==> run a: inputs <==
## MIPS
module MIPS(
	input clk,
	input rst_n,
	input cpu_en,
	input [7:0] data_read,
	input ram_send,
	input ram_receive,
	output reg cpu_send,
	output reg cpu_receive,
	output reg cpu_ready,
	output reg [15:0] data_addr,
	output reg [7:0] data_store,
	output reg [1:0] mem_ctrl, 
	output reg done
	);
Settings: LEC_CHECK=0, ABC_AREA=0, CAP_MARGIN=15, CELL_PAD_IN_SITES_DETAIL_PLACEMENT=0, CORE_MARGIN=7, CORE_UTILIZATION=58, GPL_ROUTABILITY_DRIVEN=1, MIN_ROUTING_LAYER=met1, PLACE_DENSITY_LB_ADDON=0.24, SETUP_SLACK_MARGIN=0.61, SLEW_MARGIN=20, TNS_END_PERCENT=100; clock period 3.43 ns.
run.sh (not shown) runs the stock make flow with config.mk's settings and CLKGATE_MAP_FILE=.
==> inputs of run b, as changes to run a <==
Settings changed: ABC_AREA 0 to unset, CAP_MARGIN 15 to 40, CELL_PAD_IN_SITES_DETAIL_PLACEMENT 0 to unset, CORE_ASPECT_RATIO set to 0.96, CORE_MARGIN 7 to 2, CORE_UTILIZATION 58 to 32, GPL_ROUTABILITY_DRIVEN 1 to unset, GPL_TIMING_DRIVEN set to 1, MIN_ROUTING_LAYER met1 to unset, PLACE_DENSITY_LB_ADDON 0.24 to 0.09, SETUP_SLACK_MARGIN 0.61 to unset, SLEW_MARGIN 20 to 5, TNS_END_PERCENT 100 to unset.
==> flow/constraint.sdc (replaced) <==
create_clock -name core_clock -period 10.0 [get_ports {clk}]
set_input_delay 2.0000 -clock core_clock [delete_from_list [all_inputs] [get_ports {clk}]]
set_output_delay 2.0000 -clock core_clock [all_outputs]
set_load 0.01 [all_outputs]
==> inputs of run c, as changes to run a <==
Settings changed: ABC_AREA 0 to 1, CAP_MARGIN 15 to 20, CELL_PAD_IN_SITES_DETAIL_PLACEMENT 0 to unset, CORE_ASPECT_RATIO set to 0.5, CORE_MARGIN 7 to 2, CORE_UTILIZATION 58 to 72, CTS_CLUSTER_DIAMETER set to 400, CTS_CLUSTER_SIZE set to 97, GPL_ROUTABILITY_DRIVEN 1 to unset, MIN_ROUTING_LAYER met1 to unset, PLACE_DENSITY set to 0.41, PLACE_DENSITY_LB_ADDON 0.24 to unset, SETUP_SLACK_MARGIN 0.61 to 0.6, TNS_END_PERCENT 100 to 20.
==> flow/constraint.sdc (replaced) <==
create_clock -name core_clock -period 2.67 [get_ports {clk}]
set_input_delay 0.5340 -clock core_clock [delete_from_list [all_inputs] [get_ports {clk}]]
set_output_delay 0.5340 -clock core_clock [all_outputs]
set_load 0.01 [all_outputs]
==> results <==
Run status: run a timing/DRC/antenna clean; run b timing/DRC/antenna clean; run c did not finish
Failing step: run a -; run b -; run c global routing (5_1_grt)
MUX area fraction: run a 0.1478; run b 0.1478; run c 0
Slew at the pin with the worst max-slew slack: run a 1.257 ns; run b 0.9004 ns; run c -
Violation count after the first detailed-route iteration: run a 2441; run b 1435; run c -
Hold Crit Start: run a delay_cnt; run b delay_cnt; run c -
Final wirelength: run a 72.72 mm; run b 77.55 mm; run c -
Clock tree from TritonCTS: run a yes; run b yes; run c -
Number of OpenROAD warnings: run a 76; run b 70; run c -
Clock latency reported for the late side of the worst-skew pair: run a 0.56 ns; run b 0.57 ns; run c -
Post-route clock period utilization: run a 0.9288; run b 0.4125; run c -
Register cell area after layout: run a 0.005508 mm2; run b 0.005495 mm2; run c -
Number of design rule violations left after detail routing: run a 0; run b 0; run c -
Power density normalized to cell area: run a 304.0 mW/mm2; run b 119.0 mW/mm2; run c -
Headroom to the max-slew limit: run a 0.1561; run b 0.3989; run c -
Net Switching: run a 1510 uW; run b 584.5 uW; run c -
Class of the tightest hold or removal check: run a flop to flop; run b flop to flop; run c -
Number of buffers inserted by post-CTS setup repair: run a 25; run b 0; run c 47
Final-report setup violation count: run a 0; run b 0; run c -
Total die area: run a 0.03772 mm2; run b 0.06083 mm2; run c 0.02632 mm2
Share of the final layout cell area in sequential cells: run a 0.2464; run b 0.2602; run c -
Flop-to-flop setup slack: run a 0.24 ns; run b 5.88 ns; run c -


==> job 5815 <==
Starting RTL as in the previous note.
// MIPS
module MIPS(
	input clk,
	input rst_n,
	input cpu_en,
	input [7:0] data_read,
	input ram_send,
	input ram_receive,
	output reg cpu_send,
	output reg cpu_receive,
	output reg cpu_ready,
	output reg [15:0] data_addr,
	output reg [7:0] data_store,
	output reg [1:0] mem_ctrl, 
	output reg done
	);
clock: 10.0 ns
lec_check: 0
cap_margin: 40
cell_pad_in_sites_global_placement: 2
core_aspect_ratio: 0.96
core_margin: 2
core_utilization: 32
gpl_timing_driven: 1
min_routing_layer: met2
place_density_lb_addon: 0.09
slew_margin: 0
==> inputs of job 5122, as changes to job 5815 <==
==> flow/config.mk (replaced) <==
export PLATFORM = sky130hd
export DESIGN_NAME = MIPS
export DESIGN_NICKNAME = MIPS
export VERILOG_FILES = /design/flow/design.v
export SDC_FILE = /design/flow/constraint.sdc
export NUM_CORES = 4
export LEC_CHECK = 0
export ABC_AREA = 1
export CAP_MARGIN = 20
export CORE_MARGIN = 2
export CORE_UTILIZATION = 71
export CTS_CLUSTER_DIAMETER = 224
export CTS_CLUSTER_SIZE = 37
export GPL_ROUTABILITY_DRIVEN = 0
export HOLD_SLACK_MARGIN = -0.09
export MAX_ROUTING_LAYER = met4
export SETUP_SLACK_MARGIN = 0.71
export SLEW_MARGIN = 20
==> flow/constraint.sdc (replaced) <==
create_clock -name core_clock -period 2.71 [get_ports {clk}]
set_input_delay 0.5420 -clock core_clock [delete_from_list [all_inputs] [get_ports {clk}]]
set_output_delay 0.5420 -clock core_clock [all_outputs]
set_load 0.01 [all_outputs]
==> inputs of job 1432, as changes to job 5815 <==
==> flow/config.mk (replaced) <==
export PLATFORM = sky130hd
export DESIGN_NAME = MIPS
export DESIGN_NICKNAME = MIPS
export VERILOG_FILES = /design/flow/design.v
export SDC_FILE = /design/flow/constraint.sdc
export NUM_CORES = 4
export LEC_CHECK = 0
export ABC_AREA = 1
export CAP_MARGIN = 20
export CORE_MARGIN = 2
export CORE_UTILIZATION = 72
export CTS_CLUSTER_SIZE = 21
export PLACE_DENSITY_LB_ADDON = 0.01
export SETUP_SLACK_MARGIN = 1.76
export SLEW_MARGIN = 20
==> flow/constraint.sdc (replaced) <==
create_clock -name core_clock -period 5.96 [get_ports {clk}]
set_input_delay 1.1920 -clock core_clock [delete_from_list [all_inputs] [get_ports {clk}]]
set_output_delay 1.1920 -clock core_clock [all_outputs]
set_load 0.01 [all_outputs]
==> inputs of job 7039, as changes to job 5815 <==
==> flow/config.mk (replaced) <==
export PLATFORM = sky130hd
export DESIGN_NAME = MIPS
export DESIGN_NICKNAME = MIPS
export VERILOG_FILES = /design/flow/design.v
export SDC_FILE = /design/flow/constraint.sdc
export NUM_CORES = 4
export LEC_CHECK = 0
export ABC_AREA = 1
export CAP_MARGIN = 20
export CELL_PAD_IN_SITES_GLOBAL_PLACEMENT = 0
export CORE_ASPECT_RATIO = 1.05
export CORE_MARGIN = 2
export CORE_UTILIZATION = 26
export GPL_ROUTABILITY_DRIVEN = 1
export HOLD_SLACK_MARGIN = 0.06
export MIN_ROUTING_LAYER = met1
export PLACE_DENSITY = 0.78
export SLEW_MARGIN = 20
export TNS_END_PERCENT = 35
==> flow/constraint.sdc (replaced) <==
create_clock -name core_clock -period 2.41 [get_ports {clk}]
set_input_delay 0.4820 -clock core_clock [delete_from_list [all_inputs] [get_ports {clk}]]
set_output_delay 0.4820 -clock core_clock [all_outputs]
set_load 0.01 [all_outputs]
==> qor summary <==
Largest stage delay, worst path: job 7039 0.60 ns; job 1432 0.87 ns; job 5815 0.82 ns; job 5122 -
Number of inserted diodes: job 7039 0; job 1432 1; job 5815 12; job 5122 -
Tool warnings: job 7039 72; job 1432 72; job 5815 70; job 5122 -
Chip area: job 7039 71240 sq um; job 1432 26240 sq um; job 5815 60830 sq um; job 5122 26600 sq um
CTS tree: job 7039 built; job 1432 built; job 5815 built; job 5122 -
Crit share post-route: job 7039 106.2%; job 1432 69.72%; job 5815 47.06%; job 5122 -
Clock-pin slew on the worst setup and hold paths: job 7039 0.06 ns; job 1432 0.06 ns; job 5815 0.06 ns; job 5122 -
Fillers: job 7039 7048; job 1432 1810; job 5815 6078; job 5122 -
Area fraction in compound gates after synthesis: job 7039 28.20%; job 1432 28.20%; job 5815 21.23%; job 5122 28.20%
Start point of the worst hold path: job 7039 delay_cnt; job 1432 delay_cnt; job 5815 delay_cnt; job 5122 -
Placed Cells incl. Taps: job 7039 3847; job 1432 2957; job 5815 2939; job 5122 3065
Outcome: job 7039 complete, but fails checks; job 1432 timing/DRC/antenna clean; job 5815 timing/DRC/antenna clean; job 5122 aborted with a tool error
Last stage reached: job 7039 -; job 1432 -; job 5815 -; job 5122 5_1_grt
Reasons for failing layout checks: job 7039 setup timing; job 1432 -; job 5815 -; job 5122 -
Top fanout value on the critical path: job 7039 4; job 1432 22; job 5815 11; job 5122 -
Area fraction in full adders, half adders and majority gates: job 7039 5.778%; job 1432 5.778%; job 5815 5.513%; job 5122 5.778%
Total standard cell area after synthesis: job 7039 17970 sq um; job 1432 17970 sq um; job 5815 18840 sq um; job 5122 17970 sq um
H-tree lvl count: job 7039 1; job 1432 1; job 5815 2; job 5122 1
Met3 wire length: job 7039 8.130 mm; job 1432 13.21 mm; job 5815 36.61 mm; job 5122 -
Arrival time at the worst endpoint: job 7039 3.07 ns; job 1432 4.67 ns; job 5815 5.16 ns; job 5122 -
Simple Share, Synth: job 7039 22.34%; job 1432 22.34%; job 5815 17.76%; job 5122 22.34%
Clk cell area share: job 7039 4.575%; job 1432 4.734%; job 5815 6.175%; job 5122 -
Worst max-slew margin expressed relative to the limit: job 7039 52.02%; job 1432 23.56%; job 5815 33.84%; job 5122 -


==> job 1531 <==
MIPS again, from the RTL that the note above started with.
export LEC_CHECK = 0
export CAP_MARGIN = 20
export CORE_MARGIN = 2
export CORE_UTILIZATION = 66
export SLEW_MARGIN = 20
create_clock -name core_clock -period 3.36 [get_ports {clk}]
==> inputs of job 3972, as changes to job 1531 <==
- ABC_AREA: unset -> 1
- CAP_MARGIN: 20 -> 25
- CELL_PAD_IN_SITES_DETAIL_PLACEMENT: unset -> 2
- CELL_PAD_IN_SITES_GLOBAL_PLACEMENT: unset -> 1
- CORE_ASPECT_RATIO: unset -> 0.81
- CORE_MARGIN: 2 -> 3
- CORE_UTILIZATION: 66 -> 22
- CTS_CLUSTER_SIZE: unset -> 90
- GPL_ROUTABILITY_DRIVEN: unset -> 1
- HOLD_SLACK_MARGIN: unset -> 0.29
- MAX_ROUTING_LAYER: unset -> met5
- MIN_ROUTING_LAYER: unset -> met1
- PLACE_DENSITY_LB_ADDON: unset -> 0.29
- TNS_END_PERCENT: unset -> 100
==> flow/constraint.sdc (replaced) <==
create_clock -name core_clock -period 3.15 [get_ports {clk}]
set_input_delay 0.6300 -clock core_clock [delete_from_list [all_inputs] [get_ports {clk}]]
set_output_delay 0.6300 -clock core_clock [all_outputs]
set_load 0.01 [all_outputs]
==> comparison <==
- In job 1531 the combinational power is smaller than in job 3972, by about 17%.
- Against job 3972, the critical path depth of job 1531 is lower by 6.
- Against job 3972, the register-to-register slack of job 1531 is lower by 60 ps.
- In job 3972 the power is higher than in job 1531, by about 14%.
- Hold slack: job 1531 is lower than job 3972 (13 ps).
- Between job 3972 and job 1531, the lower global-route usage is in job 3972 (gap 25 points).
- Of job 3972 and job 1531, job 3972 has the higher routed wire length (gap 34%, measured against job 1531).
- In job 3972 the non-clock buffer count is higher than in job 1531, by 21.
==> figures <==
quantity	job 1531	job 3972
Area fraction in compound gates after synthesis	21.2%	28.2%
Sequential Area	5490 sq um	5490 sq um
Fraction of power consumed by the clock network	49.9%	52.8%
Multi-input logic portion of the cell area	58.1%	49.3%
Placement Cell Area	20,100 sq um	20,400 sq um
Crit. path cell count	9	15
Wirelength per Cell	27.0 um	25.1 um
Leak Pwr	8.11 nW	8.41 nW
Core utilization at floorplan	67.4%	22.4%
Period minus WS final	3230 ps	2960 ps
Vias per Instance	7.17	5.28
Via count	19,400	20,600
Worst supply voltage drop on vdd	504 uV	300 uV
Sum of internal, switching and leakage power	6.86 mW	7.83 mW
Global-route wire length before repair	110,000 um	143,000 um
Detailed Place HPWL	52,600 um	76,300 um
Run status	timing/DRC/antenna clean	timing/DRC/antenna clean


==> job 2848: inputs <==
==> flow/design.v <==
module MIPS(
	input clk,
	input rst_n,
	input cpu_en,
	input [7:0] data_read,
	input ram_send,
	input ram_receive,
	output reg cpu_send,
	output reg cpu_receive,
	output reg cpu_ready,
	output reg [15:0] data_addr,
	output reg [7:0] data_store,
	output reg [1:0] mem_ctrl, 
	output reg done
	);
	reg [15:0] R [7:0]; 
	reg [15:0] PC,IR;
	reg [3:0] OP;
	reg [2:0] funct; 
	reg [2:0] state,next_state;
	parameter IDLE = 3'b000,
				 IF = 3'b001,
				 ID = 3'b010,
				 EX = 3'b011,
				 MEM = 3'b100,
				 WB = 3'b101;
	always@(posedge clk)
	begin
		if(~(rst_n&cpu_en))
		begin
			state <= IDLE;
		end
		else
		begin
			case(next_state)
				IDLE:state <= IDLE;
				IF:state <= IF;
				ID:state <= ID;
				EX:state <= EX;
				MEM:state <= MEM;
				WB:state <= WB;
				default:state <= state;
			endcase
		end
	end
	reg [15:0] rs,rt;
	reg [5:0] im;
	reg [11:0] addr;
	reg [15:0] temp;
	reg [1:0] read_cnt;
	reg [1:0] write_cnt;
	reg delay_cnt;
	reg delay_en;
	always@(posedge clk) 
	begin
		if(~(rst_n&cpu_en))
		begin
			cpu_ready <= 1'b0;
			delay_cnt <= 1'b0;
		end
		else if(delay_en)
		begin
			if(delay_cnt)
				cpu_ready <= 1'b0; 
			else
			begin
				cpu_ready <= 1'b1;
				delay_cnt <= 1'b1;
			end
		end
		else
		begin
			cpu_ready <= 1'b0;
			delay_cnt <= 1'b0;
		end
	end
	wire [15:0]PC_1;
	assign PC_1 = PC + 16'd2;
	always@(posedge clk)
	begin
		if(~(rst_n&cpu_en))
		begin
			{R[0],R[1],R[2],R[3],R[4],R[5],R[6],R[7]} <= 128'd0;
			{PC,IR} <= 32'd0;
			{rs,rt} <= 32'd0;
			im <= 6'd0;
			addr <= 12'd0;
			temp <= 16'd0;
			{cpu_receive,cpu_send} <= 2'b00;
			next_state <= IDLE;
			data_addr <= 16'd0;
			data_store <= 8'd0;
			OP <= 4'd0;
			IR <= 16'd0;
			funct <= 3'd0;
			delay_en <= 1'b0;
			done <= 1'b0;
			mem_ctrl <= 2'd0; 
			read_cnt <= 2'd0;
			write_cnt <= 2'd0;
		end
		else
		begin
			case(state)
				IDLE:
				begin
					done <= 1'b0;
					next_state <= IF;
					read_cnt <= 2'd0;
					write_cnt <= 2'd0;
					{cpu_receive,cpu_send} <= 2'b00;
					mem_ctrl <= 2'b00; 
				end
				IF:
				begin
					mem_ctrl <= 2'b10; 
					{cpu_receive,cpu_send} <= 2'b00; 
					if(read_cnt == 2'd0)
					begin
						data_addr <= PC;
						delay_en <= 1'b1;
						if(cpu_receive && ram_send) 
						begin
							cpu_receive <= 1'b0;
							delay_en <= 1'b0;
							read_cnt <= 2'd1;
						end
						else if(ram_send) 
						begin
							IR[15:8] <= data_read;
							if(IR[15:8] == data_read)
								cpu_receive <= 1'b1;
							else
								cpu_receive <= 1'b0;
						end
						else
						begin
							IR[15:8] <= IR[15:8];
							read_cnt <= 2'd0;
						end
					end
					else if(read_cnt == 2'd1)
					begin
						data_addr <= PC + 16'd1;
						delay_en <= 1'b1;
						if(cpu_receive && ram_send) 
						begin
							cpu_receive <= 1'b0;
							delay_en <= 1'b0;
							read_cnt <= 2'd2;
						end
						else if(ram_send) 
						begin
							IR[7:0] <= data_read;
							if(IR[7:0] == data_read)
								cpu_receive <= 1'b1;
							else
								cpu_receive <= 1'b0;
						end
						else
						begin
							IR[7:0] <= IR[7:0];
							read_cnt <= 2'd1;
						end
					end
					else if(read_cnt == 2'd2)
					begin
						next_state <= ID;
						PC <= PC + 16'd2;
						read_cnt <= 2'd0;
						mem_ctrl <= 2'b00; 
						{cpu_receive,cpu_send} <= 2'b00;
					end
					else
					begin
						next_state <= IF;
						PC <= PC;
					end
				end
				ID:
				begin
					OP <= IR[15:12];
					case(IR[11:9])
						3'd0:rs <= R[0];
						3'd1:rs <= R[1];
						3'd2:rs <= R[2];
						3'd3:rs <= R[3];
						3'd4:rs <= R[4];
						3'd5:rs <= R[5];
						3'd6:rs <= R[6];
						3'd7:rs <= R[7];
						default:rs <= 16'd0;
					endcase
					case(IR[8:6])
						3'd0:rt <= R[0];
						3'd1:rt <= R[1];
						3'd2:rt <= R[2];
						3'd3:rt <= R[3];
						3'd4:rt <= R[4];
						3'd5:rt <= R[5];
						3'd6:rt <= R[6];
						3'd7:rt <= R[7];
						default:rt <= 16'd0;
					endcase
					funct <= IR[2:0];
					im <= IR[5:0];
					addr <= IR[11:0];
					next_state <= EX;
				end
				EX:
				begin
					if(OP == 4'b0000) 
					begin
						case(funct)
							3'b000,3'b001:temp <= rs + rt; 
							3'b010,3'b011:temp <= rs - rt; 
							3'b100:temp <= (rs < rt) ? 16'd1:16'd0; 
							3'b101:temp <= rs & rt; 
							3'b110:temp <= rs | rt; 
							3'b111:PC <= rs; 
							default:temp <= 16'd0;
						endcase
					end
					else if(OP[3]) 
					begin
						case(OP)
							4'b1000:temp <= rs + {10'd0,im}; 
							4'b1001:temp <= rs - {10'd0,im}; 
							4'b1010:temp <= rs & {10'd0,im}; 
							4'b1011:temp <= rs | {10'd0,im}; 
							4'b1110:PC <= (rs==rt) ? (PC+16'd2+im<<1):PC; 
							4'b1111:PC <= (rs!=rt) ? (PC+16'd2+im<<1):PC; 
							default:temp <= 16'd0;
						endcase
					end
					else if(OP[2]) 
					begin
						if(OP == 4'b0100) 
							PC <= {PC_1[15:12],addr};
						else if(OP == 4'b0101) 
						begin
							R[7] <= PC;
							PC <= {PC_1[15:12],addr};
						end
					end
					else
						next_state <= IDLE;
					next_state <= MEM;
					read_cnt <= 2'd0;
					write_cnt <= 2'd0;
					data_addr <= 16'd0;
				end
				MEM:
				begin
					case(OP)
						4'b1100: 
							begin
								mem_ctrl <= 2'b10; 
								{cpu_receive,cpu_send} <= 2'b00; 
								if(read_cnt == 2'd0)
								begin
									data_addr <= rs + {10'd0,im};
									delay_en <= 1'b1;
									if(cpu_receive && ram_send) 
									begin
										cpu_receive <= 1'b0;
										delay_en <= 1'b0;
										read_cnt <= 2'd1;
									end
									else if(ram_send) 
									begin
										temp[15:8] <= data_read;
										if(temp[15:8] == data_read)
											cpu_receive <= 1'b1;
										else
											cpu_receive <= 1'b0;
									end
									else
									begin
										temp[15:8] <= temp[15:8];
										read_cnt <= 2'd0;
									end
								end
								else if(read_cnt == 2'd1)
								begin
									data_addr <= rs + {10'd0,im} + 16'd1;
									delay_en <= 1'b1;
									if(cpu_receive && ram_send) 
									begin
										cpu_receive <= 1'b0;
										delay_en <= 1'b0;
										read_cnt <= 2'd2;
									end
									else if(ram_send) 
									begin
										temp[7:0] <= data_read;
										if(temp[7:0] == data_read)
											cpu_receive <= 1'b1;
										else
											cpu_receive <= 1'b0;
									end
									else
									begin
										temp[7:0] <= temp[7:0];
										read_cnt <= 2'd1;
									end
								end
								else if(read_cnt == 2'd2)
								begin
									next_state <= WB;
									read_cnt <= 2'd0;
									mem_ctrl <= 2'b00; 
									{cpu_receive,cpu_send} <= 2'b00;
								end
								else
								begin
									next_state <= MEM;
									temp <= temp;
								end
							end
						4'b1101: 
							begin
								mem_ctrl <= 2'b01; 
								{cpu_receive,cpu_send} <= 2'b00; 
								if(write_cnt == 2'd0)
								begin
									data_addr <= rs + {10'd0,im};
									data_store <= rt[15:8];
									if(cpu_send && ram_receive)
									begin
										cpu_send <= 1'b0;
										write_cnt <= 2'd1;
									end
									else if(data_store == rt[15:8])
										cpu_send <= 1'b1;
									else
									begin
										cpu_send <= 1'b0;
										write_cnt <= 2'd0;
									end
								end
								else if(write_cnt == 2'd1)
								begin
									data_addr <= rs + {10'd0,im} + 16'd1;
									data_store <= rt[7:0];
									if(cpu_send && ram_receive)
									begin
										cpu_send <= 1'b0;
										write_cnt <= 2'd2;
									end
									else if(data_store == rt[7:0])
										cpu_send <= 1'b1;
									else
									begin
										cpu_send <= 1'b0;
										write_cnt <= 2'd1;
									end
								end
								else if(write_cnt == 2'd2)
								begin
									next_state <= WB;
									write_cnt <= 2'd0;
									mem_ctrl <= 2'b00; 
									{cpu_receive,cpu_send} <= 2'b00;
								end
								else
								begin
									next_state <= MEM;
									write_cnt <= write_cnt;
								end
							end
						default:
							begin
								mem_ctrl <= 2'b00; 
								temp <= temp;
								data_store <= 8'd0;
								data_addr <= 8'd0;
								next_state <= WB;
							end
					endcase
				end
				WB:
				begin
					if(OP == 4'b0000) 
					begin
						case(IR[5:3])
							3'd0:R[0] <= temp;
							3'd1:R[1] <= temp;
							3'd2:R[2] <= temp;
							3'd3:R[3] <= temp;
							3'd4:R[4] <= temp;
							3'd5:R[5] <= temp;
							3'd6:R[6] <= temp;
							3'd7:R[7] <= temp;
						endcase
					end
					else if(OP[3]) 
					begin
						if((OP[3:2] == 2'b10) | (OP == 4'b1100)) 
						begin
							case(IR[8:6])
								3'd0:R[0] <= temp;
								3'd1:R[1] <= temp;
								3'd2:R[2] <= temp;
								3'd3:R[3] <= temp;
								3'd4:R[4] <= temp;
								3'd5:R[5] <= temp;
								3'd6:R[6] <= temp;
								3'd7:R[7] <= temp;
							endcase
						end
					end
					else 
						{R[0],R[1],R[2],R[3],R[4],R[5],R[6],R[7]} <= {R[0],R[1],R[2],R[3],R[4],R[5],R[6],R[7]};
					done <= 1'b1;
					next_state <= IDLE;
				end
			endcase
		end
	end
endmodule
==> flow/run.sh <==
#!/bin/bash
# the make line also repeats each setting of config.mk as NAME=value (left out here)
make -C /OpenROAD-flow-scripts/flow DESIGN_CONFIG=/design/flow/config.mk WORK_HOME=/design/flow/orfs CLKGATE_MAP_FILE= finish
==> flow/config.mk <==
export PLATFORM = sky130hd
export DESIGN_NAME = MIPS
export DESIGN_NICKNAME = MIPS
export VERILOG_FILES = /design/flow/design.v
export SDC_FILE = /design/flow/constraint.sdc
export NUM_CORES = 4
export LEC_CHECK = 0
export ABC_AREA = 0
export CAP_MARGIN = 15
export CELL_PAD_IN_SITES_DETAIL_PLACEMENT = 0
export CORE_MARGIN = 7
export CORE_UTILIZATION = 65
export GPL_ROUTABILITY_DRIVEN = 1
export MIN_ROUTING_LAYER = met1
export PLACE_DENSITY_LB_ADDON = 0.24
export SETUP_SLACK_MARGIN = 0.61
export SLEW_MARGIN = 20
export TNS_END_PERCENT = 100
==> flow/constraint.sdc <==
create_clock -name core_clock -period 3.43 [get_ports {clk}]
set_input_delay 0.6860 -clock core_clock [delete_from_list [all_inputs] [get_ports {clk}]]
set_output_delay 0.6860 -clock core_clock [all_outputs]
set_load 0.01 [all_outputs]
==> job 7458 (differences from job 2848) <==
Settings changed: ABC_AREA 0 to not set, CAP_MARGIN 15 to 20, CELL_PAD_IN_SITES_DETAIL_PLACEMENT 0 to not set, CORE_MARGIN 7 to 4, CORE_UTILIZATION 65 to 40, CTS_CLUSTER_DIAMETER set to 292, GPL_ROUTABILITY_DRIVEN 1 to not set, MIN_ROUTING_LAYER met1 to not set, PLACE_DENSITY_LB_ADDON 0.24 to not set, SETUP_SLACK_MARGIN 0.61 to 2.75, TNS_END_PERCENT 100 to 60.
==> flow/constraint.sdc (replaced) <==
create_clock -name core_clock -period 10.0 [get_ports {clk}]
set_input_delay 2.0000 -clock core_clock [delete_from_list [all_inputs] [get_ports {clk}]]
set_output_delay 2.0000 -clock core_clock [all_outputs]
set_load 0.01 [all_outputs]
==> impl_metrics.json <==
{
  "status": "timing/DRC/antenna clean",
  "tightest_slew_ps": 817.1,
  "wl_met2_mm": 32.66,
  "n_all_buffers": 233,
  "regArea_um2": 5513,
  "fmax_mhz": 315.7,
  "reg2reg_depth": 9,
  "pwr.group.clock_mw": 3.37,
  "routed.top_layer": "met5",
  "setup.worst_path.end": "data_addr[13]$_SDFFE_PN0P_",
  "p_switching_mw": 1.502,
  "p_per_area_nw_per_um2": 300.7,
  "core_util_floorplan_pct": 65.81,
  "holdWs_ps": 391.8,
  "final_nets": 2439
}
The numbers above come from job 2848.

==> impl_metrics.json <==
{
  "status": "timing/DRC/antenna clean",
  "setup.worst_path.end": "PC[9]$_SDFFE_PN0P_",
  "wl_met2_mm": 30.88,
  "p_switching_mw": 0.5547,
  "final_nets": 2292,
  "ios": 43,
  "tightest_slew_ps": 1023,
  "pwr.group.clock_mw": 1.27,
  "core_util_floorplan_pct": 40.46,
  "holdPathEnd": "cpu_ready$_SDFF_PN0_",
  "buf_share_pct": 3.513,
  "routed.top_layer": "met4",
  "top_usage_layer": "met2",
  "holdWs_ps": 388.5,
  "routed_wl_mm": 69.82,
  "fmax_mhz": 240.5,
  "n_all_buffers": 81,
  "dp.cells": 2770
}
The numbers above come from job 7458.

No activity file was given, so power comes from the tool's default toggle rates.
